==> flow/design.v <==
module positive_edge_detector(
	clk,
	in,
	out
);
input clk;
input in;
output reg out;
reg in_delay;
always @ (posedge clk)
begin
	in_delay <= in;
end
always @ (posedge clk)
begin
	out <= in & ~in_delay;
end
endmodule
module data_reg #(
        parameter APB_DW = 8
)
(
        clk,
        rst,
        i_load,
        i_data,
        o_data
);
input                           clk;
input                           rst;
input                           i_load;
input [APB_DW - 1 : 0]          i_data;
output reg [APB_DW - 1 : 0]     o_data;
always @ (posedge clk, negedge rst)
begin
        if (rst == 1'b0) begin
                o_data <= 0;
        end else
        begin
                if(i_load == 1'b1) begin
                        o_data <= i_data;
                end
        end
end
endmodule
module demux #(
        parameter RATIO = 4,
        parameter logRATIO = 2
)
( 
        i_load, 
        i_load_sel, 
        o_load
);
input                   i_load;
input   [logRATIO-1:0]  i_load_sel;
output  [RATIO-1:0]     o_load; 
genvar i;
generate 
        for (i = 0; i < RATIO; i = i + 1) begin : demux_out 
                assign o_load[i] = i_load_sel == i ? i_load : 1'b0;
        end
endgenerate
endmodule
module hwdata_mux #(
        parameter AHB_DW = 32,
        parameter APB_DW = 8,
        parameter RATIO = 4,
        parameter logRATIO = 2
)
(
        in,
        sel,
        out
);
input [AHB_DW - 1 : 0]          in;
input [logRATIO - 1 : 0]        sel;
output [APB_DW - 1 : 0]         out;
wire [APB_DW - 1 : 0] in_partial [RATIO - 1 : 0];
genvar i;
generate
        for (i = 0; i < RATIO; i = i + 1) begin : mux_inputs
                assign in_partial[i] = in [(i + 1)*APB_DW - 1 : i*APB_DW];
        end
endgenerate
assign out = in_partial[sel];
endmodule
module hrdata_reg  #(
        parameter AHB_DW = 32,
        parameter APB_DW = 8
) 
(
        clk,
        rst,
        i_PRDATA,
        i_load,
        o_HRDATA
);
localparam RATIO = AHB_DW / APB_DW;
input                   clk;
input                   rst;
input [APB_DW - 1 : 0]  i_PRDATA;
input [RATIO - 1 : 0]   i_load;
output [AHB_DW - 1 : 0] o_HRDATA;
genvar i;
generate
        for (i = 0; i < RATIO; i = i + 1) begin : regs
                data_reg #(
                        .APB_DW(APB_DW)
                )
                r_data (
                        .clk(clk),
                        .rst(rst),
                        .i_load(i_load[i]),
                        .i_data(i_PRDATA),
                        .o_data(o_HRDATA[((i+1)*APB_DW - 1): i*APB_DW])
                );
        end
endgenerate
endmodule
module fifo_memory #(
        parameter AHB_AW = 32,
        parameter AHB_DW = 32,
        parameter FIFO_SIZE = 8
)
(
        clk,
        rst_n,
        i_haddr,
        i_hwdata,
        i_hsize,
        o_haddr,
        o_hwdata,
        o_hsize,
        o_fifo_full,
        o_fifo_empty,
        i_write,
        i_read
);
localparam FIFO_WIDTH = AHB_AW + AHB_DW + 3;
localparam logSIZE = clog2(FIFO_SIZE);
input                   clk;
input                   rst_n;
input [AHB_AW - 1 : 0]  i_haddr;
input [AHB_DW - 1 : 0]  i_hwdata;
input [2 : 0]           i_hsize;
input                   i_write;
input                   i_read;
output [AHB_AW - 1 : 0] o_haddr;
output [AHB_DW - 1 : 0] o_hwdata;
output [2 : 0]          o_hsize;
output reg              o_fifo_full;
output reg              o_fifo_empty;
reg [logSIZE : 0]               r_ptr_r;                                 
reg [logSIZE : 0]               w_ptr_r;                                 
reg [AHB_AW - 1 : 0]            fifo_mem_haddr_r [FIFO_SIZE - 1 : 0];    
reg [AHB_DW - 1 : 0]            fifo_mem_hwdata_r [FIFO_SIZE - 1 : 0];   
reg [2 : 0]                     fifo_mem_hsize_r [FIFO_SIZE - 1 : 0];    
wire    fifo_we_w;               
wire    fifo_re_w;               
wire    fifo_msb_comp_w;         
wire    pointer_equal_w;         
function integer clog2 (input integer n); 
integer j; 
begin 
        if(n > 1) begin
                n = n - 1;
                for (j = 0; n > 0; j = j + 1)        
                        n = n >> 1;
                clog2 = j;
        end else
        begin
                clog2 = 1;
        end
end
endfunction
assign fifo_msb_comp_w = w_ptr_r[logSIZE] ^ r_ptr_r[logSIZE];
assign fifo_we_w = (~o_fifo_full) & i_write;
assign fifo_re_w = (~o_fifo_empty) & i_read;
assign pointer_equal_w = (w_ptr_r[logSIZE - 1 : 0] - r_ptr_r [logSIZE - 1 : 0]) ? 1'b0 : 1'b1;
always @ (*)
begin
        o_fifo_full = fifo_msb_comp_w & pointer_equal_w;
        o_fifo_empty = (~fifo_msb_comp_w) & pointer_equal_w;
end 
always @ (posedge clk)
begin
        if(fifo_we_w) begin
                fifo_mem_haddr_r[w_ptr_r[logSIZE - 1 : 0]] <= i_haddr;
                fifo_mem_hwdata_r[w_ptr_r[logSIZE - 1 : 0]] <= i_hwdata;
                fifo_mem_hsize_r[w_ptr_r[logSIZE - 1 : 0]] <= i_hsize;
        end
end
assign o_haddr = fifo_mem_haddr_r[r_ptr_r[logSIZE - 1 : 0]];
assign o_hwdata = fifo_mem_hwdata_r[r_ptr_r[logSIZE - 1 : 0]];
assign o_hsize = fifo_mem_hsize_r[r_ptr_r[logSIZE - 1 : 0]];
always @ (posedge clk, negedge rst_n)
begin
        if (rst_n == 1'b0) begin
                r_ptr_r <= 0;
        end else
        begin
                if(fifo_re_w) begin
                        r_ptr_r <= r_ptr_r + 1'b1;
                end
        end
end
always @ (posedge clk, negedge rst_n)
begin
        if (rst_n == 1'b0) begin
                w_ptr_r <= 0;
        end else
        begin
                if(fifo_we_w) begin
                        w_ptr_r <= w_ptr_r + 1'b1;
                end
        end
end
endmodule
module internal_logic #(
        parameter AHB_AW = 32,
        parameter AHB_DW = 32
)
(
        hclk,
        rst_n,
        i_haddr_read,
        i_haddr_write,
        i_hsize_read,
        i_hsize_write,
        i_hready,
        o_haddr,
        o_hsize,
        i_fifo_empty,
        i_read_transfer,
        o_start_transfer
);
input hclk;
input rst_n;
input [AHB_AW - 1 : 0]  i_haddr_read;
input [AHB_AW - 1 : 0]  i_haddr_write;
input [2:0]             i_hsize_read;
input [2:0]             i_hsize_write;
input                   i_hready;
output [AHB_AW - 1 : 0] o_haddr;
output [2:0]            o_hsize;
input                   i_fifo_empty;
input                   i_read_transfer;
output                  o_start_transfer;
wire                    w_start_read_transfer;
wire                    w_start_write_transfer;
wire                    w_fifo_not_empty_detector;
wire                    w_start_read_transfer_detector;
wire                    w_start_write_transfer_detector;
reg                     r_hready_delay;
assign o_haddr = i_fifo_empty ? i_haddr_read : i_haddr_write;
assign o_hsize = i_fifo_empty ? i_hsize_read : i_hsize_write;
assign w_start_read_transfer = i_read_transfer & i_fifo_empty;
assign w_start_write_transfer = (r_hready_delay & (~i_fifo_empty)) | w_fifo_not_empty_detector;
always @ (posedge hclk)
begin
        r_hready_delay <= i_hready;
end
assign o_start_transfer = w_start_read_transfer_detector | w_start_write_transfer_detector;  
positive_edge_detector START_READ_TRANSFER(
        .clk(hclk),
        .in(w_start_read_transfer),
        .out(w_start_read_transfer_detector)
);
positive_edge_detector START_WRITE_TRANSFER(
        .clk(hclk),
        .in(w_start_write_transfer),
        .out(w_start_write_transfer_detector)
);
positive_edge_detector FIFO_NOT_EMPTY_DETECTOR(
        .clk(hclk),
        .in(~i_fifo_empty),
        .out(w_fifo_not_empty_detector)
);
endmodule
module ahb
#(
	parameter AHB_AW = 32,
	parameter AHB_DW = 32,
        parameter APB_DW = 8
)
(
	HCLK,				 
	HRESETn,			 
	i_HADDR,			 
	o_HADDR,			 
	i_HWRITE,			 
	i_HSIZE,			 
	o_HSIZE,			 
	o_HREADY,			 
	i_HREADY,			 
	i_HSEL,			         
	o_start_read_transfer, 	         
        o_start_write_transfer,          
        i_fifo_full,                     
        i_fifo_empty,                    
	i_HRESP,			 
	o_HRESP,			 
	i_HRDATA,		         
	o_HRDATA			 
);
input                   HCLK;
input                   HRESETn;
input [(AHB_AW-1):0]    i_HADDR;
input [2:0]             i_HSIZE;
input                   i_HWRITE;
input                   i_HREADY;
input                   i_HSEL;
input [(AHB_DW-1):0]    i_HRDATA;
input                   i_HRESP;
input                   i_fifo_full;
input                   i_fifo_empty;
output reg [(AHB_AW-1):0] o_HADDR;
output reg [2:0] o_HSIZE;
output reg o_start_read_transfer;
output reg o_start_write_transfer;
output reg o_HREADY;
output reg[(AHB_DW-1):0] o_HRDATA;
output o_HRESP;
localparam [1:0]
AHB_IDLE = 2'b00,
AHB_READ = 2'b01,
AHB_WRITE = 2'b10;
reg [1:0] r_current_state;
reg [1:0] r_next_state;
always @ (posedge HCLK, negedge HRESETn)
begin
	if(HRESETn == 0) begin
		r_current_state <= AHB_IDLE;
	end else
	begin
		r_current_state <= r_next_state;
	end
end
always @ (*)
begin
	r_next_state = r_current_state;
	case(r_current_state)
		AHB_IDLE: begin
			if (i_HSEL == 1'b1) begin 
				if (i_HWRITE == 1'b1) begin
                                        r_next_state = AHB_WRITE;
                                end else
                                begin
                                        r_next_state = AHB_READ;
                                end
			end
                end
		AHB_READ: begin
			if(i_HREADY == 1'b1 && i_fifo_empty == 1'b1) begin
                                if (i_HSEL == 1'b1) begin
                                        if (i_HWRITE == 1'b1) begin
                                                r_next_state = AHB_WRITE;
                                        end
                                end else
                                begin
                                        r_next_state = AHB_IDLE;
                                end
			end
		end
                AHB_WRITE: begin
                        if (i_fifo_full == 1'b0) begin
                                if (i_HSEL == 1'b0) begin
                                        r_next_state = AHB_IDLE;
                                end else
                                begin
                                        if (i_HWRITE == 1'b0) begin
                                                r_next_state = AHB_READ;
                                        end
                                end
                        end
                end
		default: begin
			r_next_state = AHB_IDLE;
		end
	endcase
end
always @ (*)
begin
	case(r_current_state)
		AHB_IDLE: begin
			o_start_read_transfer = 1'b0;
			o_HREADY = 1'b1;
                        o_start_write_transfer = 1'b0;
		end
		AHB_READ: begin
			o_HREADY = 1'b0;
			o_start_read_transfer = 1'b1;
                        o_start_write_transfer = 1'b0;
		end
                AHB_WRITE: begin
                        o_start_read_transfer = 1'b0;
                        o_start_write_transfer = 1'b1;
                        if (i_fifo_full == 1'b1) begin
                                o_HREADY = 1'b0;
                        end else
                        begin
                                o_HREADY = 1'b1;
                        end
                end
		default: begin
			o_start_read_transfer = 1'b0;
			o_HREADY = 1'b1;
                        o_start_write_transfer = 1'b0;
		end
	endcase
end
always @ (posedge HCLK, negedge HRESETn)
begin
        if(HRESETn == 1'b0) begin
		o_HADDR <= 0;
		o_HSIZE <= 0;
	end else
	begin
                if (o_HREADY == 1'b1 && i_HSEL == 1'b1) begin
                        o_HADDR <= i_HADDR;
			o_HSIZE <= i_HSIZE;
                end
	end
end
assign o_HRESP = i_HRESP;
always @ (*)
begin
        if(o_HSIZE < APB_DW) begin
                case(APB_DW)
			16: begin
                                if (o_HADDR[0] == 1'b1) begin
                                        o_HRDATA = {i_HRDATA[7:0],i_HRDATA[AHB_DW - 1 : 8]};
                                end else
                                begin
                                        o_HRDATA = i_HRDATA;
                                end
                        end
                        32: begin
                                case (o_HADDR[1:0])
                                        2'b00: begin
                                                o_HRDATA = i_HRDATA;
                                        end
                                        2'b01: begin
                                                o_HRDATA = {i_HRDATA[7:0],i_HRDATA[AHB_DW - 1 : 8]};
                                        end
                                        2'b10: begin
                                                o_HRDATA = {i_HRDATA[15:0],i_HRDATA[AHB_DW - 1 : 16]};
                                        end
                                        2'b11: begin
                                                o_HRDATA = {i_HRDATA[23:0],i_HRDATA[AHB_DW - 1 : 24]};
                                        end
                                        default: begin
                                                o_HRDATA = i_HADDR;
                                        end
                                endcase
                        end
                        default: begin
                                o_HRDATA = i_HRDATA;
                        end
                endcase
        end else
        begin
                o_HRDATA = i_HRDATA;
        end
end
endmodule
module apb
#(
        parameter AHB_AW = 32,
        parameter APB_AW = 32,
        parameter AHB_DW = 32,
        parameter APB_DW = 8
)
(
        PCLK,                    
        PRESETn,                 
        i_HADDR,                 
        i_HSIZE,                 
        i_HWDATA,                
        o_HRESP,                 
        o_HREADY,                
        i_start_transfer,        
        o_load,                  
        i_fifo_empty,            
        o_PADDR,                 
        o_PSEL,                  
        o_PENABLE,               
        o_PWRITE,                
        o_PWDATA,                
        i_PREADY,                
        i_PSLVERR                
);
localparam APB_DW_B = APB_DW / 8;        
localparam RATIO = AHB_DW / APB_DW;      
localparam logRATIO = clog2(RATIO);       
input [(AHB_AW-1):0]    i_HADDR;
input [2:0]             i_HSIZE;
input [AHB_DW - 1 : 0]  i_HWDATA;
input                   i_start_transfer;
output [RATIO - 1 : 0]  o_load;
input                   i_fifo_empty;
output o_HREADY;
output o_HRESP;
input PCLK;
input PRESETn;
input i_PREADY;
input i_PSLVERR;
output reg[(APB_AW-1):0] o_PADDR;
output reg o_PWRITE;
output reg o_PSEL;
output reg o_PENABLE;
output [(APB_DW - 1) : 0] o_PWDATA;
reg [7:0] r_cnt;
reg [7:0] r_hsize_byte_decoded;
reg [(logRATIO - 1):0] r_load_sel;
reg hready;
localparam [1:0]
APB_IDLE = 2'b00,
APB_SETUP = 2'b01,
APB_ACCESS = 2'b10;
reg [1:0] r_current_state;
reg [1:0] r_next_state;
function integer clog2 (input integer n); 
integer j; 
begin 
        if(n > 1) begin
                n = n - 1;
                for (j = 0; n > 0; j = j + 1)        
                        n = n >> 1;
                clog2 = j;
        end else
        begin
                clog2 = 1;
        end
end
endfunction
always @ (posedge PCLK, negedge PRESETn)
begin
        if(PRESETn == 0) begin
                r_current_state <= APB_IDLE;
        end else
        begin
                r_current_state <= r_next_state;
        end
end
always @ (*)
begin
        r_next_state = r_current_state;
        case(r_current_state)
                APB_IDLE: begin
                        if(i_start_transfer == 1'b1) begin
                                r_next_state = APB_SETUP;
                        end
                end
                APB_SETUP: begin
                        r_next_state = APB_ACCESS;
                end
                APB_ACCESS: begin
                        if(i_PREADY == 1'b1) begin
                                if(r_cnt == 0) begin
                                        r_next_state = APB_IDLE;
                                end else
                                begin
                                        r_next_state = APB_SETUP;
                                end
                        end
                end
                default: begin
                r_next_state = APB_IDLE;
                end
        endcase
end
always @ (*)
begin
        case(r_current_state)
                APB_IDLE: begin
                        hready = 1'b1;
                        o_PSEL = 1'b0;
                        o_PENABLE = 1'b0;
                end
                APB_SETUP: begin
                        hready = 1'b0;
                        o_PSEL = 1'b1;
                        o_PENABLE = 1'b0;
                end
                APB_ACCESS: begin
                        hready = 1'b0;
                        o_PSEL = 1'b1;
                        o_PENABLE = 1'b1;
                end
                default: begin
                        hready = 1'b1;
                        o_PSEL = 1'b0;
                        o_PENABLE = 1'b0;
                end
        endcase
end
always @ (*)
begin
        case(i_HSIZE)
                3'b000: begin
                        r_hsize_byte_decoded = 1;
                end
                3'b001: begin
                        r_hsize_byte_decoded = 2;
                end
                3'b010: begin
                        r_hsize_byte_decoded = 4;
                end
                3'b011: begin
                        r_hsize_byte_decoded = 8;
                end
                3'b100: begin
                        r_hsize_byte_decoded = 16;
                end
                3'b101: begin
                        r_hsize_byte_decoded = 32;
                end
                3'b110: begin
                        r_hsize_byte_decoded = 64;
                end
                3'b111: begin
                        r_hsize_byte_decoded = 128;
                end
                default: begin
                        r_hsize_byte_decoded = 4;
                end
        endcase
end
always @ (posedge PCLK, negedge PRESETn)
begin
        if(PRESETn == 1'b0) begin
                r_cnt <= 0;
                r_load_sel <= 0;
        end else
        begin
                case(r_current_state) 
                        APB_IDLE: begin
                                r_load_sel <= 0;
                                if(r_hsize_byte_decoded > APB_DW_B) begin
                                        r_cnt <= r_hsize_byte_decoded;
                                end else
                                begin
                                        r_cnt <= APB_DW_B;
                                end
                        end
                        APB_SETUP: begin
                                r_cnt <= r_cnt - APB_DW_B;
                        end
                        APB_ACCESS: begin
                                if (i_PREADY == 1'b1 && r_cnt > 0) begin
                                        r_load_sel <= r_load_sel + 1'b1;
                                end
                        end
                endcase
        end
end
always @ (posedge PCLK)
begin
        if (i_fifo_empty == 1'b1) begin
                o_PWRITE <= 1'b0;
        end else
        begin
                o_PWRITE <= 1'b1;
        end
end
always @ (posedge PCLK, negedge PRESETn)
begin
        if(PRESETn == 1'b0) begin
                o_PADDR <= 0;
        end else
        begin
                case(r_current_state)
                        APB_IDLE: begin
                                o_PADDR <= i_HADDR;  
                                case (APB_DW_B)
                                        2: begin
                                                o_PADDR [0] <= 1'b0;
                                        end
                                        4: begin
                                                o_PADDR [1:0] <= 2'b0;
                                        end
                                endcase
                        end
                        APB_ACCESS: begin
                                if (i_PREADY == 1'b1) begin
                                        o_PADDR <= o_PADDR + APB_DW_B;
                                end
                        end
                endcase
        end
end
assign o_HRESP = i_PSLVERR;
generate
        if(RATIO > 1) begin
                hwdata_mux #(
                        .AHB_DW(AHB_DW),
                        .APB_DW(APB_DW),
                        .RATIO(RATIO),
                        .logRATIO(logRATIO)
                )
                HWDATA_MUX(
                        .in(i_HWDATA),
                        .sel(r_load_sel),
                        .out(o_PWDATA)
                );
        end else
        begin
                assign o_PWDATA = i_HWDATA;
        end
endgenerate
demux #(
        .RATIO(RATIO),
        .logRATIO(logRATIO)
)
load_demux(
        .i_load(i_PREADY),
        .i_load_sel(r_load_sel),
        .o_load(o_load)
);
positive_edge_detector hready_detector(
        .clk(PCLK),
        .in(hready),
        .out(o_HREADY)
);
endmodule
module ahb_to_apb_bridge
#(
        parameter AHB_AW = 32,
        parameter APB_AW = 32,
        parameter AHB_DW = 32,
        parameter APB_DW = 8,
        parameter FIFO_SIZE = 8
)
(
        HCLK,        
        HRESETn,     
        HADDR,       
        HSIZE,       
        HWDATA,      
        HWRITE,      
        HRDATA,      
        HREADY,      
        HRESP,       
        HSELAPB,     
        PADDR,       
        PSEL,        
        PENABLE,     
        PWRITE,      
        PWDATA,      
        PRDATA,      
        PREADY,      
        PSLVERR      
);
localparam RATIO = AHB_DW / APB_DW;
input                   HCLK;
input                   HRESETn;
input [(AHB_AW-1):0]    HADDR;
input [2:0]             HSIZE;
input [(AHB_DW-1):0]    HWDATA;
input                   HWRITE;
input                   HSELAPB;
output [(AHB_DW-1):0]   HRDATA;
output                  HREADY;
output                  HRESP;
input [(APB_DW-1):0]    PRDATA;
input                   PREADY;
input                   PSLVERR;
output [(APB_AW-1):0]   PADDR;
output                  PSEL;
output                  PENABLE;
output                  PWRITE;
output [(APB_DW-1):0]   PWDATA;
wire                    w_hwrite_ahb_to_apb;
wire [AHB_DW - 1 : 0]   w_hrdata_apb_to_ahb;
wire [AHB_AW - 1 : 0]   w_haddr;
wire [2:0]              w_hsize;
wire                    w_hready;
wire                    w_fifo_empty;
wire                    w_fifo_full;
wire [AHB_DW - 1 : 0]   w_hrdata_hrdata_r_to_ahb;
wire                    w_hresp_apb_to_ahb;
wire                    w_read_transfer_ahb_to_internal_logic;
wire                    w_write_transfer_ahb_to_fifo;
wire [AHB_AW - 1 : 0]   w_haddr_fifo_to_internal_logic;
wire [AHB_DW - 1 : 0]   w_hwdata_fifo_to_apb;
wire [2:0]              w_hsize_fifo_to_internal_logic;
wire [AHB_AW - 1 : 0]   w_haddr_internal_logic_to_apb;
wire [2:0]              w_hsize_internal_logic_to_apb;
wire                    w_start_transfer_internal_logic_to_apb;
wire [RATIO - 1 : 0]    w_load_apb_to_hrdata_r;
ahb #(
        .AHB_AW(AHB_AW),
        .AHB_DW(AHB_DW),
        .APB_DW(APB_DW))
AHB (
        .HCLK(HCLK),
        .HRESETn(HRESETn),
        .i_HADDR(HADDR),
        .o_HADDR(w_haddr),
        .i_HSIZE(HSIZE),
        .o_HSIZE(w_hsize),
        .i_HWRITE(HWRITE),
        .i_HRDATA(w_hrdata_hrdata_r_to_ahb),
        .o_HRDATA(HRDATA),
        .i_HREADY(w_hready),
        .o_HREADY(HREADY),
        .i_HRESP(w_hresp_apb_to_ahb),
        .o_HRESP(HRESP),
        .i_HSEL(HSELAPB),
        .o_start_read_transfer(w_read_transfer_ahb_to_internal_logic),
        .o_start_write_transfer(w_write_transfer_ahb_to_fifo),
        .i_fifo_full(w_fifo_full),
        .i_fifo_empty(w_fifo_empty)
);
fifo_memory #(
        .AHB_AW(AHB_AW),
        .AHB_DW(AHB_DW),
        .FIFO_SIZE(FIFO_SIZE))
FIFO_MEMORY(
        .clk(HCLK),
        .rst_n(HRESETn),
        .i_haddr(w_haddr),
        .i_hwdata(HWDATA),
        .i_hsize(w_hsize),
        .o_haddr(w_haddr_fifo_to_internal_logic),
        .o_hwdata(w_hwdata_fifo_to_apb),
        .o_hsize(w_hsize_fifo_to_internal_logic),
        .o_fifo_full(w_fifo_full),
        .o_fifo_empty(w_fifo_empty),
        .i_write(w_write_transfer_ahb_to_fifo),
        .i_read(w_hready)
);
internal_logic #(
        .AHB_AW(AHB_AW),
        .AHB_DW(AHB_DW))
INTERNAL_LOGIC(
        .hclk(HCLK),
        .rst_n(HRESETn),
        .i_haddr_read(w_haddr),
        .i_haddr_write(w_haddr_fifo_to_internal_logic),
        .i_hsize_read(w_hsize),
        .i_hsize_write(w_hsize_fifo_to_internal_logic),
        .i_hready(w_hready),
        .o_haddr(w_haddr_internal_logic_to_apb),
        .o_hsize(w_hsize_internal_logic_to_apb),
        .i_fifo_empty(w_fifo_empty),
        .i_read_transfer(w_read_transfer_ahb_to_internal_logic),
        .o_start_transfer(w_start_transfer_internal_logic_to_apb)
); 
hrdata_reg #(
        .AHB_DW(AHB_DW),
        .APB_DW(APB_DW))
HRDATA_REG (
        .clk(HCLK),
        .rst(HRESETn),
        .i_PRDATA(PRDATA),
        .i_load(w_load_apb_to_hrdata_r),
        .o_HRDATA(w_hrdata_hrdata_r_to_ahb)
);
apb #(
        .AHB_AW(AHB_AW),
        .APB_AW(APB_AW),
        .AHB_DW(AHB_DW),
        .APB_DW(APB_DW))
APB (
        .PCLK(HCLK),                         
        .PRESETn(HRESETn),                   
        .i_HADDR(w_haddr_internal_logic_to_apb),             
        .i_HSIZE(w_hsize_internal_logic_to_apb),            
        .i_HWDATA(w_hwdata_fifo_to_apb),          
        .o_HRESP(w_hresp_apb_to_ahb),            
        .o_HREADY(w_hready),          
        .i_start_transfer(w_start_transfer_internal_logic_to_apb),    
        .i_fifo_empty(w_fifo_empty),
        .o_PADDR(PADDR),                       
        .o_PENABLE(PENABLE),                   
        .o_PSEL(PSEL),                         
        .i_PREADY(PREADY),                     
        .o_PWRITE(PWRITE),                     
        .i_PSLVERR(PSLVERR),                   
        .o_PWDATA(PWDATA),                     
        .o_load(w_load_apb_to_hrdata_r)
);
endmodule
==> flow/run.sh <==
#!/bin/bash
# the make line also repeats each setting of config.mk as NAME=value (left out here)
make -C /OpenROAD-flow-scripts/flow DESIGN_CONFIG=/design/flow/config.mk WORK_HOME=/design/flow/orfs CLKGATE_MAP_FILE= finish
==> flow/config.mk <==
export PLATFORM = sky130hd
export DESIGN_NAME = ahb_to_apb_bridge
export DESIGN_NICKNAME = ahb_to_apb_bridge
export VERILOG_FILES = /design/flow/design.v
export SDC_FILE = /design/flow/constraint.sdc
export NUM_CORES = 4
export LEC_CHECK = 0
export ABC_AREA = 1
export CAP_MARGIN = 10
export CELL_PAD_IN_SITES_DETAIL_PLACEMENT = 1
export CORE_MARGIN = 2
export CORE_UTILIZATION = 40
export CTS_CLUSTER_DIAMETER = 217
export GPL_TIMING_DRIVEN = 0
export HOLD_SLACK_MARGIN = 0.09
export SLEW_MARGIN = 20
==> flow/constraint.sdc <==
create_clock -name core_clock -period 8.97 [get_ports {HCLK}]
set_input_delay 1.7940 -clock core_clock [delete_from_list [all_inputs] [get_ports {HCLK}]]
set_output_delay 1.7940 -clock core_clock [all_outputs]
set_load 0.01 [all_outputs]
==> results of run 1 <==
==> per-layer routing <==
metal	vias to the layer above	track usage	part of all wire
met4	0	0.1237	0.045
met2	1018	0.4585	0.49
li1	9459	-	-
met1	11100	0.3481	0.39
met5	-	0	0
met3	232	0.03543	0.072
==> final cells by class <==
cell class	count	area share
sequential	668	0.5711
multi-input combinational	1660	0.2277
tap	940	0.03470
clock inverter	40	0.01178
clock buffer	83	0.05309
timing repair buffer	195	0.06951
buffer	135	0.01994
inverter	110	0.01218
==> per-stage QoR <==
| step | power, mW | area (um2) | setup TNS, ns | std cells |
|---|---|---|---|---|
| after floorplan | 6.603 | 28100 | 0 | 2573 |
| after global placement | 8.590 | 30840 | -357.49 | 3669 |
| after detailed placement | 8.838 | 31690 | 0 | 3708 |
| after CTS | 11.72 | 33890 | 0 | 3831 |
| after global routing | 12.25 | 33890 | 0 | 3831 |
| final | 11.76 | 33890 | 0 | 3831 |
==> Slide: Implementation Results, run 1 <==
Key Metrics from the Run

Routing
  • N_diodes: 0
  • DR vias: 21810
  • Total Wirelength: 97640 um
  • Routed WL per cell: 25.49 um
  • DRC viols: 0
  • Post-route ant nets: 0
  • DR vias/cell: 5.693
  • Initial DRC count: 2358
  • DRT Pass-1 Iters: 7

Clock network
  • TritonCTS clock tree: built
  • CTS Buf Count: 69
  • Setup Fix Bufs, Post-CTS: 0
  • H-tree level count: 3
  • PostCTS Resize Cnt: 0
  • CTS root buf: clkbuf_16
  • Clock transition at path regs: 0.06 ns
  • CTS Hold Buffers Added: 0
  • Max Root-Sink Buffers: 3
  • Worst-skew pair later-pin latency: 0.63 ns
  • Clk sinks: 668

Timing
  • PnR worst setup slack: 2.728 ns
  • Worst Skew: 0.02503 ns
  • Final min period: 6.242 ns
  • Hold Fails Final Rpt: 0
  • Final setup fails: 0
  • Worst-Margin Slew: 1.205 ns
  • Max Slew Vio Count: 0
  • Final period utilization: 0.6959
  • FMAX: 0.1602 GHz
  • Hold WS: 0.3826 ns
  • RSZ-0062 raised after global routing: no
  • Slew headroom: 0.1970

Critical path
  • CP Launch Type: flop
  • Setup crit end kind: output port
  • CP Depth: 12
  • Delay of the slowest cell on the worst path: 0.66 ns
  • Critical path launch point: FIFO_MEMORY.r_ptr_r[1]$_DFFE_PN0P_
  • Crit path buf inv count: 7
  • WP data required: 7.18 ns
  • FF-to-FF Start: FIFO_MEMORY.r_ptr_r[1]$_DFFE_PN0P_
  • Register-to-register setup slack: 3.91 ns
  • Crit-path max FO: 10
  • Critical path arrival: 4.45 ns
  • Most common cell on crit path: buf_4
  • Crit Path Category: reg -> out
  • R2r endpoint: FIFO_MEMORY.fifo_mem_hwdata_r[6][31]$_DFFE_PP_
  • Crit-path slowest cell: clkbuf_1
  • Worst R2R Path Depth: 17
  • Top delay family on crit path: buffers and inverters
  • CP Cell Sequence: buf_4 > inv_2 > buf_2 > clkbuf_1 > ha_1 > nand2_1 > clkinv_1 > nand3b_4 > nand2_4 > o21ai_4 > buf_4 > clkdlybuf4s50_1
  • CP endpoint: HREADY

Power
  • Sequential Power: 4.32 mW
  • Clk pwr: 2.87 mW
  • Logic pwr share: 0.389
  • Clock power share: 0.244
  • P_comb: 4.58 mW
  • Sequential Power Share: 0.367
  • Main power group: combinational cells
  • VDD IR-drop max: 0.1803 mV
  • Pleak: 12.69 nW
  • Pwr dens: 347.0 nW/um2
  • NetSw: 4.925 mW
  • Internal Pwr Total: 6.835 mW
  • Sw Ratio: 0.4188

Worst hold path
  • Worst Hold Class: reg -> reg
  • WHS Path Cells: 1
  • Hold Path End: APB.hready_detector.out$_DFF_P_
  • Hold path start: APB.hready_detector.in_delay$_DFF_P_

Global route
  • Pin count of the biggest net entering global routing: 90
  • Total gr overflow: 0
  • Initial antenna violation count: 1
  • Vias in the first global route: 23120
  • GRT Util Overall: 0.2711
  • First-pass GRT wire length: 144500 um

Cells and area
  • Final Core Density: 0.4857
  • Combinational Area: 7717 um2
  • FF/Latch Area: 19360 um2
  • Area grow syn2layout: 20.59%
  • Fill cell count: 7483
  • Final nets: 2932

Synthesis
  • And-or/or-and share of the synthesized area: 0.09180
  • Syn Nets: 2666
  • # Cells Yosys: 2573
  • Post-Synthesis Cells: 2573
  • Post-synth top area share: 0.5727
  • Top cells by count, synth: 570 x nand2_1, 536 x edfxtp_1, 396 x nor2_1
  • Avg Cell Area, Syn: 10.92 um2
  • Yosys chip area: 28100 um2
  • Adder Share, Synth: 0.005342
  • Dominant synthesized flop cell: edfxtp_1
  • Post-synth ARST share: 0.1841
  • Syn Std Cell Area: 28100 um2
  • Post-synth seq share: 0.6887
  • Synth Register Bits: 668
  • Cell type with the largest total area: edfxtp_1
  • Synth mux share: 0.001068
  • Synth top cell by count: nand2_1
  • Syn. warnings: 7
  • Synth top area cells: edfxtp_1 57%, dfrtp_1 11%, nand2_1 7.6%, nor2_1 5.3%, o21ai_0 4.9%
  • Flip-flops with a built-in enable: 536
  • Top logic family: simple AND/OR/NAND/NOR gates
  • Yosys simple share: 0.1702
  • Xor+xnor area frac: 0.004096
  • Netlist cell types: 44

Floorplan
  • Total core area: 69790 um2
  • Die X: 269.1 um
  • Chip area: 72400 um2
  • Rows: 97
  • IO Count: 158
  • Initial core utilization: 0.4027
  • Die height: 269.1 um

Run
  • Total tool warning count: 31
  • Max-cap violations: 0

Placement
  • IO Port Bufs: 156
  • RePlAce Congestion: 0.8878
  • Pre-CTS setup slack: 3.498 ns
  • Dpl hpwl: 68170 um

Run status
  • Outcome: no timing/DRC/antenna violations
==> run 2: changes to the inputs <==
Settings changed: ABC_AREA 1 to 0, CAP_MARGIN 10 to 20, CELL_PAD_IN_SITES_DETAIL_PLACEMENT 1 to default, CELL_PAD_IN_SITES_GLOBAL_PLACEMENT from default to 0, CORE_ASPECT_RATIO from default to 0.89, CORE_UTILIZATION 40 to 72, CTS_CLUSTER_DIAMETER 217 to 101, CTS_CLUSTER_SIZE from default to 29, GPL_TIMING_DRIVEN 0 to default, HOLD_SLACK_MARGIN 0.09 to -0.09, MAX_ROUTING_LAYER from default to met4, PLACE_DENSITY from default to 0.42.
Clock period 8.97 ns to 2.94 ns, I/O delays scaled along.
==> run 2 against run 1 <==
Net effect:
- the layout now fails its checks (negative hold slack, negative setup slack)
- register-to-register slack worse by 4.3 ns
- design area is 5.0% lower
- core utilization is 39 points higher
- clock power is 66% higher
- clock skew is 0.0091 ns higher
- worst setup slack worse by 3.4 ns
- total power is 66% higher
- sequential power went up to 2.7 times the previous value
- worst hold slack worse by 0.43 ns
- first-iteration DRC count is 3.2% lower
- global-route usage is 11 points higher
- cell count is 42% lower
- critical endpoint is now PWDATA[2]
==> Slide: Implementation Results, run 2 <==
Key Metrics from the Run

Power
  • Sequential Power: 11.5 mW (was 4.32 mW)
  • VDD IR-drop max: 0.6867 mV (was 0.1803 mV)
  • P_comb: 3.33 mW (was 4.58 mW)
  • Internal Pwr Total: 14.36 mW (was 6.835 mW)
  • Pleak: 10.81 nW (was 12.69 nW)
  • Total chip power: 19.52 mW (was 11.76 mW)
  • Sequential Power Share: 0.587 (was 0.367)
  • Main power group: sequential cells (was combinational cells)
  • Clk pwr: 4.75 mW (was 2.87 mW)
  • Clock power share: 0.243 (was 0.244)
  • Sw Ratio: 0.2644 (was 0.4188)
  • Logic pwr share: 0.170 (was 0.389)
  • NetSw: 5.162 mW (was 4.925 mW)
  • Pwr dens: 606.5 nW/um2 (was 347.0 nW/um2)

Placement
  • IO Port Bufs: 155 (was 156)
  • Pre-CTS setup slack: -0.3248 ns (was 3.498 ns)
  • Area after DPL: 30330 um2 (was 31690 um2)
  • RePlAce Congestion: 0.8730 (was 0.8878)
  • Dpl hpwl: 38660 um (was 68170 um)

Timing
  • Hold Fails Final Rpt: 32 (was 0)
  • FMAX: 0.2785 GHz
  • Max Slew Vio Count: 0 (unchanged)
  • Final min period: 3.590 ns
  • Hold WS: -0.04417 ns (was 0.3826 ns)
  • PnR worst setup slack: -0.6504 ns (was 2.728 ns)
  • Setup TNS: -119.94 ns (was 0 ns)
  • Worst-Margin Slew: 1.066 ns (was 1.205 ns)
  • Final setup fails: 586 (was 0)
  • Slew headroom: 0.2884 (was 0.1970)
  • Worst Skew: 0.03418 ns (was 0.02503 ns)
  • Final period utilization: 1.221 (was 0.6959)
  • RSZ-0062 raised after global routing: yes (was no)

Critical path
  • Critical path arrival: 3.00 ns (was 4.45 ns)
  • Crit path buf inv count: 3 (was 7)
  • Worst R2R Path Depth: 18 (was 17)
  • Crit-path max FO: 5 (was 10)
  • Crit-path slowest cell: mux4_2 (was clkbuf_1)
  • Top delay family on crit path: multiplexers (was buffers and inverters)
  • CP Launch Type: flop (unchanged)
  • Register-to-register setup slack: -0.40 ns (was 3.91 ns)
  • Most common cell on crit path: buf_6 (was buf_4)
  • FF-to-FF Start: FIFO_MEMORY.r_ptr_r[0]$_DFFE_PN0P_ (was FIFO_MEMORY.r_ptr_r[1]$_DFFE_PN0P_)
  • CP Cell Sequence: buf_6 > buf_6 > mux4_2 > mux2_4 > a222oi_1 > mux2i_1 > buf_2 (was buf_4 > inv_2 > buf_2 > clkbuf_1 > ha_1 > nand2_1 > clkinv_1 > nand3b_4 > nand2_4 > o21ai_4 > buf_4 > clkdlybuf4s50_1)
  • Crit Path Category: reg -> out (unchanged)
  • Setup crit end kind: output port (unchanged)
  • R2r endpoint: FIFO_MEMORY.fifo_mem_hwdata_r[2][8]$_DFFE_PP_ (was FIFO_MEMORY.fifo_mem_hwdata_r[6][31]$_DFFE_PP_)
  • WP data required: 2.35 ns (was 7.18 ns)
  • CP endpoint: PWDATA[2] (was HREADY)
  • Delay of the slowest cell on the worst path: 0.50 ns (was 0.66 ns)
  • CP Depth: 7 (was 12)
  • Critical path launch point: FIFO_MEMORY.r_ptr_r[0]$_DFFE_PN0P_ (was FIFO_MEMORY.r_ptr_r[1]$_DFFE_PN0P_)

Global route
  • Initial antenna violation count: 2 (was 1)
  • First-pass GRT wire length: 103200 um (was 144500 um)
  • Vias in the first global route: 15920 (was 23120)
  • Total gr overflow: 0 (unchanged)
  • GRT Util Overall: 0.3789 (was 0.2711)
  • Pin count of the biggest net entering global routing: 63 (was 90)

Routing
  • Total Wirelength: 69990 um (was 97640 um)
  • Routed WL per cell: 31.44 um (was 25.49 um)
  • DR vias: 15560 (was 21810)
  • DRT Pass-1 Iters: 7 (unchanged)
  • DRC viols: 0 (unchanged)
  • Post-route ant nets: 0 (unchanged)
  • Initial DRC count: 2282 (was 2358)
  • DR vias/cell: 6.991 (was 5.693)

Synthesis
  • Post-synth ARST share: 0.1841 (unchanged)
  • # Cells Yosys: 1418 (was 2573)
  • Synth mux share: 0.1658 (was 0.001068)
  • Syn Nets: 1511 (was 2666)
  • Yosys simple share: 0.03953 (was 0.1702)
  • Post-synth top area share: 0.6010 (was 0.5727)
  • Dominant synthesized flop cell: edfxtp_1 (unchanged)
  • Top cells by count, synth: 536 x edfxtp_1, 134 x mux4_2, 121 x dfrtp_1 (was 570 x nand2_1, 536 x edfxtp_1, 396 x nor2_1)
  • Syn Std Cell Area: 26780 um2 (was 28100 um2)
  • Top logic family: multiplexers (was simple AND/OR/NAND/NOR gates)
  • Syn. warnings: 7 (unchanged)
  • Cell type with the largest total area: edfxtp_1 (unchanged)
  • And-or/or-and share of the synthesized area: 0.03691 (was 0.09180)
  • Flip-flops with a built-in enable: 536 (unchanged)
  • Adder Share, Synth: 0.005606 (was 0.005342)
  • Synth top cell by count: edfxtp_1 (was nand2_1)
  • Synth top area cells: edfxtp_1 60%, dfrtp_1 11%, mux4_2 11%, mux2_2 2.6%, mux2_4 1.7% (was edfxtp_1 57%, dfrtp_1 11%, nand2_1 7.6%, nor2_1 5.3%, o21ai_0 4.9%)
  • Netlist cell types: 66 (was 44)
  • Post-Synthesis Cells: 1418 (was 2573)
  • Yosys chip area: 26780 um2 (was 28100 um2)
  • Post-synth seq share: 0.7228 (was 0.6887)
  • Synth Register Bits: 668 (unchanged)
  • Xor+xnor area frac: 0.01266 (was 0.004096)
  • Avg Cell Area, Syn: 18.89 um2 (was 10.92 um2)

Cells and area
  • Area grow syn2layout: 20.20% (was 20.59%)
  • Fin area: 32190 um2 (was 33890 um2)
  • Final nets: 1820 (was 2932)
  • Fill cell count: 1355 (was 7483)

Clock network
  • H-tree level count: 1 (was 3)
  • CTS Hold Buffers Added: 0 (unchanged)
  • CTS Buf Count: 27 (was 69)
  • Worst-skew pair later-pin latency: 0.61 ns (was 0.63 ns)
  • TritonCTS clock tree: built (unchanged)
  • Clk sinks: 668 (unchanged)
  • CTS root buf: clkbuf_16 (unchanged)
  • Max Root-Sink Buffers: 3 (unchanged)
  • Clock transition at path regs: 0.11 ns (was 0.06 ns)

Run
  • Max-cap violations: 0 (unchanged)
  • Total tool warning count: 36 (was 31)

Floorplan
  • Rows: 66 (was 97)
  • Die height: 185.9 um (was 269.1 um)
  • Initial core utilization: 0.7321 (was 0.4027)
  • IO Count: 158 (unchanged)
  • Total core area: 36580 um2 (was 69790 um2)
  • Die X: 208.4 um (was 269.1 um)
  • Chip area: 38760 um2 (was 72400 um2)

Run status
  • Failed Checks: negative hold slack, negative setup slack
  • Outcome: complete, but fails checks (was no timing/DRC/antenna violations)

Worst hold path
  • Worst Hold Class: in -> async (was reg -> reg)
run 2: area by class of cell:
class / count / area [um2] / area share
Tap cell: 476 / 595.6 / 0.01850
Inverter: 13 / 56.30 / 0.001749
Sequential cell: 668 / 19370 / 0.6017
Timing Repair Buffer: 356 / 4215 / 0.1309
Antenna cell: 2 / 5.005 / 0.0001555
Clock inverter: 3 / 56.30 / 0.001749
Multi-Input combinational cell: 661 / 7143 / 0.2219
Clock buffer: 47 / 750.7 / 0.02332
run 2: metrics by stage:
stage                     instances  utilization
final                          2226       0.8800
after CTS                      2216       0.8774
after detailed placement       2113       0.8291
after floorplan                1418            -
after global routing           2226       0.8800
after global placement         2113       0.8291
run 2: routing by layer:
| layer | vias up | global-route usage | share of wire | wire length, um |
|---|---|---|---|---|
| li1 | 6286 | - | - | - |
| met1 | 8000 | 0.5107 | 0.36 | 25390 |
| met2 | 1128 | 0.6135 | 0.50 | 35220 |
| met3 | 147 | 0.05618 | 0.10 | 7112 |
| met4 | 0 | 0.1237 | 0.032 | 2261 |
| met5 | - | - | 0 | 0 |
run 2: repair_timing:
item	CTS	global route
gates cloned	15	0
gates resized	88	18
setup buffers	40	10
setup endpoints to repair	609	592
pin swaps	16	12
==> run 3: changes to the inputs <==
Settings changed: ABC_AREA 0 to default, CAP_MARGIN 20 to 25, CELL_PAD_IN_SITES_DETAIL_PLACEMENT from default to 0, CELL_PAD_IN_SITES_GLOBAL_PLACEMENT 0 to 3, CORE_ASPECT_RATIO 0.89 to 1.48, CORE_MARGIN 2 to 5, CORE_UTILIZATION 72 to 40, CTS_CLUSTER_DIAMETER 101 to default, CTS_CLUSTER_SIZE 29 to 32, GPL_ROUTABILITY_DRIVEN from default to 0, HOLD_SLACK_MARGIN -0.09 to 0.27, MIN_ROUTING_LAYER from default to met2, PLACE_DENSITY 0.42 to default, SETUP_SLACK_MARGIN from default to 1.35, TNS_END_PERCENT from default to 50.
Clock period 2.94 ns to 5.91 ns, I/O delays scaled along.
==> run 3 against run 2 <==
Net effect:
- the run now finishes clean
- first-iteration DRC count shrank 2.9%
- synthesized area is the same
- non-clock buffer count shrank 158
- core utilization shrank 40 points
- sequential power shrank about 50%
- design area shrank 1.3%
- worst hold slack gained 0.43 ns
- global-route usage shrank 9.0 points
- sequential cell count is the same
- critical path type unchanged
- critical endpoint is now PWDATA[6]
==> Slide: Implementation Results, run 3 <==
Key Metrics from the Run

Global route
  • Pin count of the biggest net entering global routing: 71 (was 63)
  • Initial antenna violation count: 0 (was 2)
  • GRT Util Overall: 0.2890 (was 0.3789)
  • First-pass GRT wire length: 102000 um (was 103200 um)
  • Total gr overflow: 0 (unchanged)
  • Vias in the first global route: 21110 (was 15920)

Power
  • VDD IR-drop max: 0.2305 mV (was 0.6867 mV)
  • Sequential Power: 5.70 mW (was 11.5 mW)
  • Sw Ratio: 0.2536 (was 0.2644)
  • Clock power share: 0.367 (was 0.243)
  • Sequential Power Share: 0.494 (was 0.587)
  • Main power group: sequential cells (unchanged)
  • NetSw: 2.928 mW (was 5.162 mW)
  • P_comb: 1.61 mW (was 3.33 mW)
  • Logic pwr share: 0.139 (was 0.170)
  • Pleak: 10.38 nW (was 10.81 nW)
  • Clk pwr: 4.23 mW (was 4.75 mW)
  • Internal Pwr Total: 8.616 mW (was 14.36 mW)
  • Pwr dens: 363.3 nW/um2 (was 606.5 nW/um2)

Critical path
  • CP Depth: 7 (unchanged)
  • Top delay family on crit path: multiplexers (unchanged)
  • CP Cell Sequence: buf_4 > buf_12 > mux4_2 > mux2_2 > a222oi_1 > mux2i_1 > clkdlybuf4s50_1 (was buf_6 > buf_6 > mux4_2 > mux2_4 > a222oi_1 > mux2i_1 > buf_2)
  • Register-to-register setup slack: 2.13 ns (was -0.40 ns)
  • FF-to-FF Start: FIFO_MEMORY.r_ptr_r[0]$_DFFE_PN0P_ (unchanged)
  • WP data required: 4.73 ns (was 2.35 ns)
  • R2r endpoint: FIFO_MEMORY.fifo_mem_haddr_r[6][29]$_DFFE_PP_ (was FIFO_MEMORY.fifo_mem_hwdata_r[2][8]$_DFFE_PP_)
  • Critical path arrival: 3.40 ns (was 3.00 ns)
  • Setup crit end kind: output port (unchanged)
  • Crit-path slowest cell: clkdlybuf4s50_1 (was mux4_2)
  • CP Launch Type: flop (unchanged)
  • CP endpoint: PWDATA[6] (was PWDATA[2])
  • Crit-path max FO: 17 (was 5)
  • Critical path launch point: FIFO_MEMORY.r_ptr_r[0]$_DFFE_PN0P_ (unchanged)
  • Worst R2R Path Depth: 9 (was 18)
  • Delay of the slowest cell on the worst path: 0.56 ns (was 0.50 ns)
  • Crit path buf inv count: 3 (unchanged)
  • Crit Path Category: reg -> out (unchanged)

Synthesis
  • Dominant synthesized flop cell: edfxtp_1 (unchanged)
  • Adder Share, Synth: 0.005606 (unchanged)
  • Avg Cell Area, Syn: 18.89 um2 (unchanged)
  • Synth Register Bits: 668 (unchanged)
  • Synth mux share: 0.1658 (unchanged)
  • Yosys simple share: 0.03953 (unchanged)
  • Syn Nets: 1511 (unchanged)
  • And-or/or-and share of the synthesized area: 0.03691 (unchanged)
  • Synth top cell by count: edfxtp_1 (unchanged)
  • Post-synth ARST share: 0.1841 (unchanged)
  • Top cells by count, synth: 536 x edfxtp_1, 134 x mux4_2, 121 x dfrtp_1 (unchanged)
  • Syn. warnings: 7 (unchanged)
  • Post-Synthesis Cells: 1418 (unchanged)
  • Syn Std Cell Area: 26780 um2 (unchanged)
  • Post-synth top area share: 0.6010 (unchanged)
  • Synth top area cells: edfxtp_1 60%, dfrtp_1 11%, mux4_2 11%, mux2_2 2.6%, mux2_4 1.7% (unchanged)
  • Flip-flops with a built-in enable: 536 (unchanged)
  • Cell type with the largest total area: edfxtp_1 (unchanged)
  • Netlist cell types: 66 (unchanged)
  • Top logic family: multiplexers (unchanged)
  • # Cells Yosys: 1418 (unchanged)
  • Xor+xnor area frac: 0.01266 (unchanged)
  • Post-synth seq share: 0.7228 (unchanged)
  • Yosys chip area: 26780 um2 (unchanged)

Worst hold path
  • WHS Path Cells: 1
  • Worst Hold Class: reg -> reg (was in -> async)
  • Hold Path End: INTERNAL_LOGIC.START_WRITE_TRANSFER.out$_DFF_P_
  • Hold path start: INTERNAL_LOGIC.START_WRITE_TRANSFER.in_delay$_DFF_P_

Cells and area
  • Fill cell count: 5693 (was 1355)
  • Fin area: 31770 um2 (was 32190 um2)
  • Area grow syn2layout: 18.63% (was 20.20%)
  • Final nets: 1702 (was 1820)

Floorplan
  • Total core area: 66480 um2 (was 36580 um2)
  • Die height: 324.8 um (was 185.9 um)
  • IO Count: 158 (unchanged)
  • Chip area: 72330 um2 (was 38760 um2)
  • Initial core utilization: 0.4029 (was 0.7321)
  • Rows: 115 (was 66)
  • Die X: 222.7 um (was 208.4 um)

Timing
  • Max Slew Vio Count: 0 (unchanged)
  • Setup TNS: 0 ns (was -119.94 ns)
  • Worst Skew: 0.03079 ns (was 0.03418 ns)
  • Final min period: 4.578 ns
  • Slew headroom: 0.3657 (was 0.2884)
  • RSZ-0062 raised after global routing: yes (unchanged)
  • Final setup fails: 0 (was 586)
  • Hold Fails Final Rpt: 0 (was 32)
  • Worst-Margin Slew: 0.9515 ns (was 1.066 ns)
  • Final period utilization: 0.7746 (was 1.221)
  • FMAX: 0.2184 GHz

Routing
  • DR vias/cell: 7.007 (was 6.991)
  • Post-route ant nets: 0 (unchanged)
  • Routed WL per cell: 27.18 um (was 31.44 um)
  • DRT Pass-1 Iters: 6 (was 7)
  • DRC viols: 0 (unchanged)
  • DR vias: 17800 (was 15560)
  • Total Wirelength: 69060 um (was 69990 um)
  • Initial DRC count: 2215 (was 2282)

Clock network
  • H-tree level count: 3 (was 1)
  • CTS root buf: clkbuf_16 (unchanged)
  • Clk sinks: 668 (unchanged)
  • Worst-skew pair later-pin latency: 0.62 ns (was 0.61 ns)
  • Max Root-Sink Buffers: 3 (unchanged)
  • Clock transition at path regs: 0.06 ns (was 0.11 ns)
  • CTS Buf Count: 67 (was 27)
  • TritonCTS clock tree: built (unchanged)
  • CTS Hold Buffers Added: 0 (unchanged)

Placement
  • Dpl hpwl: 39680 um (was 38660 um)
  • IO Port Bufs: 155 (unchanged)
  • Area after DPL: 29410 um2 (was 30330 um2)

Run
  • Max-cap violations: 0 (unchanged)
  • Total tool warning count: 36 (unchanged)

Run status
  • Outcome: no timing/DRC/antenna violations (was complete, but fails checks)
run 3: repair_timing:
action                                  4_1_cts  5_1_grt
pin swaps                                     1        2
resized                                       6        9
gates cloned                                  0        0
endpoints found under the setup margin        9        8
setup buffers                                 8        7
endpoints found under the hold margin         0        0
run 3: area by class of cell:
type / count / area [um2] / share of cell area
Sequential cell: 668 / 19370 / 0.6096
Multi-Input combinational cell: 661 / 7052 / 0.2220
Timing Repair Buffer: 198 / 2051 / 0.06455
Clock buffer: 94 / 1924 / 0.06057
Tap cell: 877 / 1097 / 0.03454
Clock inverter: 26 / 216.5 / 0.006813
Inverter: 13 / 51.30 / 0.001615
Antenna cell: 4 / 10.01 / 0.0003151
run 3: metal layers:
metal | share of wire | up-vias | track usage | wire (um)
met4 | 0.037 | 0 | 0.04650 | 2530
met5 | 0 | - | - | 0
met1 | 0 | 6381 | - | 0
met3 | 0.38 | 214 | 0.3469 | 26230
li1 | - | 6043 | - | -
met2 | 0.58 | 5166 | 0.3672 | 40290
run 3: through the flow:
step                      power [mW]  instances  setup slack (ns)  utilization  hold WS (ns)
after global routing           12.03       2537             1.176       0.4778        0.3896
after detailed placement       7.414       2402             1.434       0.4424        0.3759
after CTS                      11.63       2530             1.314       0.4767        0.3833
final                          11.54       2541             1.332       0.4779        0.3820
after floorplan                6.467       1418            0.5960            -        0.3674
after global placement         7.398       2402             1.459       0.4424        0.3737
==> run 4: changes to the inputs <==
Settings changed: ABC_AREA from default to 1, CAP_MARGIN 25 to 0, CELL_PAD_IN_SITES_DETAIL_PLACEMENT 0 to default, CELL_PAD_IN_SITES_GLOBAL_PLACEMENT 3 to default, CORE_ASPECT_RATIO 1.48 to 1.46, CORE_MARGIN 5 to 2, CORE_UTILIZATION 40 to 72, CTS_CLUSTER_SIZE 32 to 10, GPL_ROUTABILITY_DRIVEN 0 to default, HOLD_SLACK_MARGIN 0.27 to default, MAX_ROUTING_LAYER met4 to default, MIN_ROUTING_LAYER met2 to default, SETUP_SLACK_MARGIN 1.35 to default, SLEW_MARGIN 20 to 30, TNS_END_PERCENT 50 to 10.
Clock period 5.91 ns to 2.9 ns, I/O delays scaled along.
==> run 4 against run 3 <==
Net effect:
- critical path depth up 4
- worst hold slack better by 0.010 ns
- now fails the layout checks on negative setup slack
- design area increased by 5.4%
- clock power rose by 110%
- global-route usage is 13 points higher
- sequential power up 130%
- die size down 44%
- clock-buffer cell count increased by 34
- largest cell class unchanged
- sequential share of layout area decreased by 3.2 points
- cell count increased by 30%
- sequential cell count did not move
- highest routed layer unchanged
- synthesized area grew 4.9%
==> Slide: Implementation Results, run 4 <==
Key Metrics from the Run

Critical path
  • Worst R2R Path Depth: 14 (was 9)
  • WP data required: 2.32 ns (was 4.73 ns)
  • Setup crit end kind: output port (unchanged)
  • Critical path arrival: 2.74 ns (was 3.40 ns)
  • Crit-path slowest cell: dfrtp_4 (was clkdlybuf4s50_1)
  • Critical path launch point: FIFO_MEMORY.r_ptr_r[0]$_DFFE_PN0P_ (unchanged)
  • FF-to-FF Start: FIFO_MEMORY.r_ptr_r[0]$_DFFE_PN0P_ (unchanged)
  • Crit-path max FO: 14 (was 17)
  • CP endpoint: PWDATA[7] (was PWDATA[6])
  • Crit Path Category: reg -> out (unchanged)
  • Crit path buf inv count: 3 (unchanged)
  • Most common cell on crit path: nor2_1
  • CP Launch Type: flop (unchanged)
  • Register-to-register setup slack: -0.14 ns (was 2.13 ns)
  • CP Depth: 11 (was 7)
  • R2r endpoint: APB.r_cnt[3]$_DFFE_PN0P_ (was FIFO_MEMORY.fifo_mem_haddr_r[6][29]$_DFFE_PP_)
  • Top delay family on crit path: simple AND/OR/NAND/NOR gates (was multiplexers)
  • Delay of the slowest cell on the worst path: 0.50 ns (was 0.56 ns)
  • CP Cell Sequence: buf_4 > buf_12 > nor2_1 > nor2_1 > o21ai_0 > o211ai_1 > o211ai_1 > nand2_1 > nor2_2 > nor2_1 > buf_2 (was buf_4 > buf_12 > mux4_2 > mux2_2 > a222oi_1 > mux2i_1 > clkdlybuf4s50_1)

Timing
  • Hold Fails Final Rpt: 0 (unchanged)
  • Setup TNS: -2.946 ns (was 0 ns)
  • Worst Skew: 0.02888 ns (was 0.03079 ns)
  • PnR worst setup slack: -0.4180 ns (was 1.332 ns)
  • Slew headroom: 0.3260 (was 0.3657)
  • Worst-Margin Slew: 1.010 ns (was 0.9515 ns)
  • Max Slew Vio Count: 0 (unchanged)
  • Final period utilization: 1.144 (was 0.7746)
  • Final setup fails: 10 (was 0)
  • FMAX: 0.3014 GHz
  • RSZ-0062 raised after global routing: yes (unchanged)
  • Final min period: 3.318 ns

Cells and area
  • Area grow syn2layout: 19.20% (was 18.63%)
  • Final nets: 2866 (was 1702)

Global route
  • Total gr overflow: 0 (unchanged)
  • Initial antenna violation count: 0 (unchanged)
  • Pin count of the biggest net entering global routing: 128 (was 71)
  • Vias in the first global route: 22770 (was 21110)
  • First-pass GRT wire length: 128100 um (was 102000 um)
  • GRT Util Overall: 0.4180 (was 0.2890)

Routing
  • Total Wirelength: 87140 um (was 69060 um)
  • DRC viols: 0 (unchanged)
  • DR vias/cell: 6.761 (was 7.007)
  • DRT Pass-1 Iters: 19 (was 6)
  • Post-route ant nets: 0 (unchanged)
  • N_diodes: 0 (was 4)
  • Routed WL per cell: 26.28 um (was 27.18 um)
  • Initial DRC count: 3697 (was 2215)
  • DR vias: 22420 (was 17800)

Floorplan
  • Initial core utilization: 0.7293 (was 0.4029)
  • Total core area: 38530 um2 (was 66480 um2)
  • Die X: 167.5 um (was 222.7 um)
  • Die height: 242.7 um (was 324.8 um)
  • Rows: 87 (was 115)
  • IO Count: 158 (unchanged)
  • Chip area: 40660 um2 (was 72330 um2)

Synthesis
  • Post-synth top area share: 0.5727 (was 0.6010)
  • Post-synth ARST share: 0.1841 (unchanged)
  • Cell type with the largest total area: edfxtp_1 (unchanged)
  • Synth Register Bits: 668 (unchanged)
  • Post-Synthesis Cells: 2573 (was 1418)
  • Syn Std Cell Area: 28100 um2 (was 26780 um2)
  • Flip-flops with a built-in enable: 536 (unchanged)
  • Yosys simple share: 0.1702 (was 0.03953)
  • Xor+xnor area frac: 0.004096 (was 0.01266)
  • Synth mux share: 0.001068 (was 0.1658)
  • And-or/or-and share of the synthesized area: 0.09180 (was 0.03691)
  • Netlist cell types: 44 (was 66)
  • Synth top cell by count: nand2_1 (was edfxtp_1)
  • Top logic family: simple AND/OR/NAND/NOR gates (was multiplexers)
  • Top cells by count, synth: 570 x nand2_1, 536 x edfxtp_1, 396 x nor2_1 (was 536 x edfxtp_1, 134 x mux4_2, 121 x dfrtp_1)
  • Avg Cell Area, Syn: 10.92 um2 (was 18.89 um2)
  • Dominant synthesized flop cell: edfxtp_1 (unchanged)
  • Yosys chip area: 28100 um2 (was 26780 um2)
  • Syn Nets: 2666 (was 1511)
  • Synth top area cells: edfxtp_1 57%, dfrtp_1 11%, nand2_1 7.6%, nor2_1 5.3%, o21ai_0 4.9% (was edfxtp_1 60%, dfrtp_1 11%, mux4_2 11%, mux2_2 2.6%, mux2_4 1.7%)
  • Post-synth seq share: 0.6887 (was 0.7228)
  • Adder Share, Synth: 0.005342 (was 0.005606)
  • # Cells Yosys: 2573 (was 1418)
  • Syn. warnings: 7 (unchanged)

Power
  • Internal Pwr Total: 21.92 mW (was 8.616 mW)
  • Pleak: 12.70 nW (was 10.38 nW)
  • Pwr dens: 1089 nW/um2 (was 363.3 nW/um2)
  • Logic pwr share: 0.388 (was 0.139)
  • VDD IR-drop max: 0.7576 mV (was 0.2305 mV)
  • Clock power share: 0.248 (was 0.367)
  • Clk pwr: 9.04 mW (was 4.23 mW)
  • Main power group: combinational cells (was sequential cells)
  • NetSw: 14.57 mW (was 2.928 mW)
  • Total chip power: 36.49 mW (was 11.54 mW)
  • Sequential Power: 13.3 mW (was 5.70 mW)
  • P_comb: 14.2 mW (was 1.61 mW)
  • Sw Ratio: 0.3993 (was 0.2536)
  • Sequential Power Share: 0.364 (was 0.494)

Clock network
  • Max Root-Sink Buffers: 3 (unchanged)
  • Clock transition at path regs: 0.06 ns (about the same)
  • CTS root buf: clkbuf_16 (unchanged)
  • CTS Buf Count: 77 (was 67)
  • Clk sinks: 668 (unchanged)
  • TritonCTS clock tree: built (unchanged)
  • H-tree level count: 3 (unchanged)
  • Worst-skew pair later-pin latency: 0.61 ns (was 0.62 ns)

Run status
  • Failed Checks: negative setup slack
  • Outcome: complete, but fails checks (was no timing/DRC/antenna violations)

Run
  • Max-cap violations: 0 (unchanged)
  • Total tool warning count: 40 (was 36)

Placement
  • RePlAce Congestion: 0.9334
  • Dpl hpwl: 45510 um (was 39680 um)
  • IO Port Bufs: 155 (unchanged)

Worst hold path
  • WHS Path Cells: 1 (unchanged)
  • Hold path start: APB.hready_detector.in_delay$_DFF_P_ (was INTERNAL_LOGIC.START_WRITE_TRANSFER.in_delay$_DFF_P_)
  • Worst Hold Class: reg -> reg (unchanged)
  • Hold Path End: APB.hready_detector.out$_DFF_P_ (was INTERNAL_LOGIC.START_WRITE_TRANSFER.out$_DFF_P_)
-- run 4: layer usage --
| metal | vias up | routed length [um] | global-route usage |
|---|---|---|---|
| met5 | - | 0 | 0 |
| met4 | 0 | 6709 | 0.2790 |
| met3 | 534 | 10170 | 0.08756 |
| met2 | 2105 | 43390 | 0.7115 |
| met1 | 10470 | 26870 | 0.4786 |
| li1 | 9313 | - | - |
-- run 4: cell type report --
cell class / count / area, um2
Timing Repair Buffer: 256 / 2897
Clock buffer: 128 / 2182
Tap cell: 489 / 611.8
Sequential cell: 668 / 19360
Clock inverter: 5 / 62.56
Inverter: 110 / 436.7
Multi-Input combinational cell: 1660 / 7946
Fill cell: 1725 / 5034
-- run 4: what timing repair did --
item	CTS	global route
gates cloned	4	2
setup endpoints to repair	14	17
hold buffers	1	0
endpoints found under the hold margin	29	0
pin swaps	39	35
buffers inserted	7	5
gates resized	109	54
-- run 4: stage by stage --
| step | worst slack (ns) | instances | hold WS, ns | utilization | area [um2] |
|---|---|---|---|---|---|
| global route | -0.4332 | 3316 | 0.4194 | 0.8694 | 33500 |
| global placement | 0.04074 | 3168 | 0.3725 | 0.7976 | 30740 |
| finish | -0.4180 | 3316 | 0.3924 | 0.8694 | 33500 |
| floorplan | -0.8316 | 2573 | 0.2844 | - | 28220 |
| detailed placement | -0.05707 | 3168 | 0.3806 | 0.7976 | 30740 |
| CTS | -0.2342 | 3310 | 0.3889 | 0.8646 | 33320 |
==> run 5: changes to the inputs <==
Settings changed: CAP_MARGIN 0 to 20, CELL_PAD_IN_SITES_GLOBAL_PLACEMENT from default to 0, CORE_ASPECT_RATIO 1.46 to 1.44, CORE_MARGIN 2 to 5, CORE_UTILIZATION 72 to 65, CTS_CLUSTER_DIAMETER from default to 355, CTS_CLUSTER_SIZE 10 to 29, MAX_ROUTING_LAYER from default to met4, PLACE_DENSITY_LB_ADDON from default to 0.26, SLEW_MARGIN 30 to 20, TNS_END_PERCENT 10 to default.
Clock period 2.9 ns to 3.87 ns, I/O delays scaled along.
==> run 5 against run 4 <==
Net effect:
- highest routed layer unchanged
- synthesized cell count unchanged
- largest power group is now sequential cells
- now clean on timing, DRC and antenna
- die size up 17%
- critical path depth down 1
- largest cell class unchanged
- total power down 39%
==> Slide: Implementation Results, run 5 <==
Key Metrics from the Run

Synthesis
  • Synth Register Bits: 668 (unchanged)
  • Top cells by count, synth: 570 x nand2_1, 536 x edfxtp_1, 396 x nor2_1 (unchanged)
  • Netlist cell types: 44 (unchanged)
  • Dominant synthesized flop cell: edfxtp_1 (unchanged)
  • Synth top area cells: edfxtp_1 57%, dfrtp_1 11%, nand2_1 7.6%, nor2_1 5.3%, o21ai_0 4.9% (unchanged)
  • Synth top cell by count: nand2_1 (unchanged)
  • Adder Share, Synth: 0.005342 (unchanged)
  • Syn Std Cell Area: 28100 um2 (unchanged)
  • Post-synth seq share: 0.6887 (unchanged)
  • Flip-flops with a built-in enable: 536 (unchanged)
  • Yosys simple share: 0.1702 (unchanged)
  • Avg Cell Area, Syn: 10.92 um2 (unchanged)
  • Syn. warnings: 7 (unchanged)
  • Synth mux share: 0.001068 (unchanged)
  • Cell type with the largest total area: edfxtp_1 (unchanged)
  • And-or/or-and share of the synthesized area: 0.09180 (unchanged)
  • Post-Synthesis Cells: 2573 (unchanged)
  • Syn Nets: 2666 (unchanged)
  • Post-synth top area share: 0.5727 (unchanged)
  • Post-synth ARST share: 0.1841 (unchanged)
  • Xor+xnor area frac: 0.004096 (unchanged)

Timing
  • FMAX: 0.2628 GHz
  • Final period utilization: 0.9832 (was 1.144)
  • Final setup fails: 0 (was 10)
  • PnR worst setup slack: 0.06492 ns (was -0.4180 ns)
  • Worst-Margin Slew: 1.035 ns (was 1.010 ns)
  • Slew headroom: 0.3102 (was 0.3260)
  • Final min period: 3.805 ns
  • Max Slew Vio Count: 0 (unchanged)
  • Worst Skew: 0.02858 ns (was 0.02888 ns)
  • RSZ-0062 raised after global routing: yes (unchanged)

Critical path
  • Setup crit end kind: output port (unchanged)
  • CP Launch Type: flop (unchanged)
  • Crit Path Category: reg -> out (unchanged)
  • Register-to-register setup slack: 0.74 ns (was -0.14 ns)
  • CP Cell Sequence: clkbuf_16 > nor2_1 > nor2_1 > o21ai_0 > o21ai_0 > o211ai_1 > nand2_1 > nor2_2 > nor2_1 > clkdlybuf4s50_1 (was buf_4 > buf_12 > nor2_1 > nor2_1 > o21ai_0 > o211ai_1 > o211ai_1 > nand2_1 > nor2_2 > nor2_1 > buf_2)
  • Critical path launch point: FIFO_MEMORY.r_ptr_r[0]$_DFFE_PN0P_ (unchanged)
  • R2r endpoint: APB.r_cnt[4]$_DFFE_PN0P_ (was APB.r_cnt[3]$_DFFE_PN0P_)
  • Delay of the slowest cell on the worst path: 0.60 ns (was 0.50 ns)
  • Most common cell on crit path: nor2_1 (unchanged)
  • Crit-path max FO: 33 (was 14)
  • FF-to-FF Start: FIFO_MEMORY.r_ptr_r[0]$_DFFE_PN0P_ (unchanged)
  • CP endpoint: PWDATA[4] (was PWDATA[7])
  • CP Depth: 10 (was 11)
  • Critical path arrival: 3.03 ns (was 2.74 ns)
  • Crit-path slowest cell: dfrtp_4 (unchanged)
  • Top delay family on crit path: buffers and inverters (was simple AND/OR/NAND/NOR gates)
  • Crit path buf inv count: 2 (was 3)
  • WP data required: 3.10 ns (was 2.32 ns)

Power
  • Internal Pwr Total: 13.37 mW (was 21.92 mW)
  • Sequential Power: 9.88 mW (was 13.3 mW)
  • Pwr dens: 714.5 nW/um2 (was 1089 nW/um2)
  • Sw Ratio: 0.4004 (was 0.3993)
  • P_comb: 8.98 mW (was 14.2 mW)
  • NetSw: 8.929 mW (was 14.57 mW)
  • Logic pwr share: 0.403 (was 0.388)
  • Main power group: sequential cells (was combinational cells)
  • Clk pwr: 3.44 mW (was 9.04 mW)
  • VDD IR-drop max: 0.5439 mV (was 0.7576 mV)
  • Sequential Power Share: 0.443 (was 0.364)
  • Clock power share: 0.154 (was 0.248)
  • Pleak: 11.61 nW (was 12.70 nW)

Worst hold path
  • Worst Hold Class: in -> async (was reg -> reg)

Cells and area
  • Area grow syn2layout: 11.05% (was 19.20%)
  • Final nets: 2767 (was 2866)
  • Fill cell count: 2926 (was 1725)
  • Fin area: 31210 um2 (was 33500 um2)
  • Final Core Density: 0.7290 (was 0.8694)

Placement
  • IO Port Bufs: 155 (unchanged)
  • Dpl hpwl: 42970 um (was 45510 um)
  • Area after DPL: 30230 um2 (was 30740 um2)
  • RePlAce Congestion: 0.9533 (was 0.9334)

Clock network
  • CTS Hold Buffers Added: 0 (was 1)
  • Worst-skew pair later-pin latency: 0.60 ns (was 0.61 ns)
  • Clock transition at path regs: 0.12 ns (was 0.06 ns)
  • CTS root buf: clkbuf_16 (unchanged)
  • Clk sinks: 668 (unchanged)
  • Max Root-Sink Buffers: 3 (unchanged)
  • TritonCTS clock tree: built (unchanged)
  • CTS Buf Count: 27 (was 77)
  • H-tree level count: 1 (was 3)

Floorplan
  • IO Count: 158 (unchanged)
  • Rows: 91 (was 87)
  • Initial core utilization: 0.6565 (was 0.7293)
  • Die X: 183.3 um (was 167.5 um)
  • Chip area: 47570 um2 (was 40660 um2)

Routing
  • DRC viols: 0 (unchanged)
  • Initial DRC count: 2133 (was 3697)
  • DR vias/cell: 6.098 (was 6.761)
  • Post-route ant nets: 0 (unchanged)
  • DRT Pass-1 Iters: 7 (was 19)
  • DR vias: 19850 (was 22420)
  • Total Wirelength: 70010 um (was 87140 um)

Global route
  • Total gr overflow: 0 (unchanged)
  • Pin count of the biggest net entering global routing: 96 (was 128)
  • Vias in the first global route: 19600 (was 22770)
  • Initial antenna violation count: 2 (was 0)
  • GRT Util Overall: 0.2949 (was 0.4180)
  • First-pass GRT wire length: 106600 um (was 128100 um)

Run
  • Total tool warning count: 33 (was 40)
  • Max-cap violations: 0 (unchanged)

Run status
  • Outcome: no timing/DRC/antenna violations (was complete, but fails checks)
run 5: final cells by class:
class	instances	area (um2)	share of cell area
Tap cell	558	698.2	0.02237
Clock inverter	3	42.54	0.001363
Timing Repair Buffer	207	2176	0.06972
Clock buffer	47	750.7	0.02405
Multi-Input combinational cell	1660	7739	0.2480
Antenna cell	2	5.005	0.0001604
Inverter	110	432.9	0.01387
Sequential cell	668	19360	0.6205
run 5: layer usage:
metal,vias up,wire length [um],track usage
met5,-,0,-
met4,0,3040,0.1186
met3,190,4809,0.03098
met2,939,36640,0.5218
met1,9649,25520,0.3469
li1,9072,-,-
run 5: repair_timing:
action                     in CTS  in global routing
buffers inserted                0                  1
resized                         6                  8
cloned                          1                  3
setup endpoints to repair       8                  7
run 5: through the flow:
stage	total power, mW	std cells	hold slack [ns]	TNS [ns]
4_1_cts	22.08	3248	0.2863	0
2_1_floorplan	15.33	2573	0.3510	-26.11
3_3_place_gp	18.29	3197	0.3779	0
6_report	22.30	3255	0.2223	0
3_5_place_dp	18.64	3197	0.3689	0
5_1_grt	23.58	3255	0.3143	0
Power and IR drop assume default switching activity.
